// conv_engine
module conv_engine(
    input         clk,
    input         reset,
    input         en_ctrl,
    output [15:0] s_addr,
    output [15:0] w_addr,
    output [15:0] b_addr,
    input  [7:0]  signal,
    input  [7:0]  weight,
    input  [7:0]  bias,
    output [15:0] save_addr,
    output [7:0]  convout,
    output        en_write,
    output        finish
);
Size: about 2000 cells after synthesis, roughly 200 flip-flops, ~100 I/O pins, ~18000 um2 of cells after synthesis.
Settings: LEC_CHECK=0, ABC_AREA=0, CAP_MARGIN=15, CORE_MARGIN=2, CORE_UTILIZATION=72, CTS_CLUSTER_SIZE=33, GPL_TIMING_DRIVEN=1, HOLD_SLACK_MARGIN=-0.05, PLACE_DENSITY=0.66, SETUP_SLACK_MARGIN=-0.31, SLEW_MARGIN=10, TNS_END_PERCENT=70; clock period 5.74 ns.
run.sh (not shown) runs the stock make flow with config.mk's settings and CLKGATE_MAP_FILE=.
The starting point ran to the end with violations: negative setup slack.
Then changed:
- ABC_AREA: 0 -> 1
- CAP_MARGIN: 15 -> 20
- CTS_CLUSTER_DIAMETER: default -> 204
- CTS_CLUSTER_SIZE: 33 -> 13
- HOLD_SLACK_MARGIN: -0.05 -> default
- PLACE_DENSITY: 0.66 -> default
- SETUP_SLACK_MARGIN: -0.31 -> 0.36
- clock period: 5.74 -> 2.05 ns (I/O delays scaled with it)
Effect: The new run aborted during 4_1_cts. Synthesized area rises by about 3.8%. Die size rises by 3.7%. Synthesized cell count rises by 18%.
Then changed:
- CTS_CLUSTER_DIAMETER: 204 -> 381
- PLACE_DENSITY_LB_ADDON: default -> 0.14
What happened: The changed run stopped in 4_1_cts, error DPL-0038. Die area does not change. Synthesized cell count does not change. Synthesized area stays the same.
Then changed:
- ABC_AREA: 1 -> default
- CORE_UTILIZATION: 72 -> 17
- CTS_CLUSTER_DIAMETER: 381 -> default
- CTS_CLUSTER_SIZE: 13 -> default
- GPL_TIMING_DRIVEN: 1 -> default
- PLACE_DENSITY_LB_ADDON: 0.14 -> default
- SETUP_SLACK_MARGIN: 0.36 -> default
- SLEW_MARGIN: 10 -> 20
- TNS_END_PERCENT: 70 -> default
- clock period: 2.05 -> 8.44 ns (I/O delays scaled with it)
This time the run completed with no timing, DRC or antenna violations.
Die size grows to 4.0 times its value.
Synthesized cell count shrinks by 15%.
Synthesized area shrinks by 3.6%.

* * *

build 38:
Starting RTL as in the previous note.
==> flow/design.v (excerpt) <==
module conv_engine(
    input         clk,
    input         reset,
    input         en_ctrl,
    output [15:0] s_addr,
    output [15:0] w_addr,
    output [15:0] b_addr,
    input  [7:0]  signal,
    input  [7:0]  weight,
    input  [7:0]  bias,
    output [15:0] save_addr,
    output [7:0]  convout,
    output        en_write,
    output        finish
);
clock: 6.31 ns
lec_check: 0
abc_area: 1
cap_margin: 20
core_margin: 2
core_utilization: 72
cts_cluster_diameter: 371
cts_cluster_size: 94
place_density: 0.35
slew_margin: 20
Relative to build 38, the following input files were edited for build 35:
Settings: removing PLACE_DENSITY (formerly 0.35); removing CTS_CLUSTER_SIZE (formerly 94); removing ABC_AREA (formerly 1); changing CTS_CLUSTER_DIAMETER from 371 to 273; changing the clock period (ns, I/O delays scaled along) from 6.31 to 6.1.
==> results <==
Compare build 38 and build 35 | relative contribution of combinational cells to total power lower: build 38
Compared with build 38, build 35 shows number of placement rows that has gone down slightly.
Diff build 38 -> build 35: core outline area went down, sequential power shows no meaningful change, count of mapped cells out of synthesis moved down.
Nothing crashed in build 35 and all stages finished; the problem is that the final layout failed, the offending checks being negative setup slack.
Changes in build 56 relative to build 35:
Settings: CORE_UTILIZATION: 72 -> 40; CTS_CLUSTER_DIAMETER: 273 -> unset; the clock period (ns, I/O delays scaled along): 6.1 -> 10.0.
Notes after the runs:
- Build 56 did not stop at any stage, and its layout met the timing, design-rule and antenna checks.
- Build 56 vs build 35 on detailed-router iteration count before antenna repair: build 56 is the lower one.
- Comparing the two runs side by side, build 56 comes out ahead of build 35 on HPWL reported at the end of detailed placement.
- Going from build 35 to build 56, the worst setup slack was found to have gone up by 1.97 ns.
- Measured against build 35, the critical path depth in cells of build 56 comes out at 0.917 times the reference value.
- Compare build 56 and build 35 | part of the total power dissipated in combinational logic lower: build 56
- The via count of the first global-routing pass in build 56 sits 2408 below the value recorded for build 35.
- Build 56 vs build 35 on tally of clock buffers in the finished layout: build 56 is the lower one.
- Measured against build 56, the met1 wire length of build 35 comes out at 0.872 times the reference value.
- Compared with build 35, build 56 shows a lower cell area.
- Re portion of the layout cell area used by non-clock buffers: build 56 and build 35 aren't equal, and the higher value belongs to build 35.
- On worst endpoint required time: between build 56 and build 35, it ends up lower for build 35.
Here is what was changed in the inputs of build 17 compared with build 56.
Settings: PLACE_DENSITY_LB_ADDON: unset -> 0.3; CTS_CLUSTER_DIAMETER: unset -> 364; SLEW_MARGIN: 20 -> 40; CORE_UTILIZATION: 40 -> 26; CELL_PAD_IN_SITES_GLOBAL_PLACEMENT: unset -> 2; TNS_END_PERCENT: unset -> 95; MIN_ROUTING_LAYER: unset -> met2; MAX_ROUTING_LAYER: unset -> met4; CORE_MARGIN: 2 -> 3; GPL_ROUTABILITY_DRIVEN: unset -> 0.
- Summary of build 17 over build 56: setup slack went down 0.097 ns, aggregate routed wire length increased about 16%, global-route wire length before repair now larger, fraction of standard cell area that is sequential shows a reduction of 0.47 points.
No activity file was given, so power comes from the tool's default toggle rates.
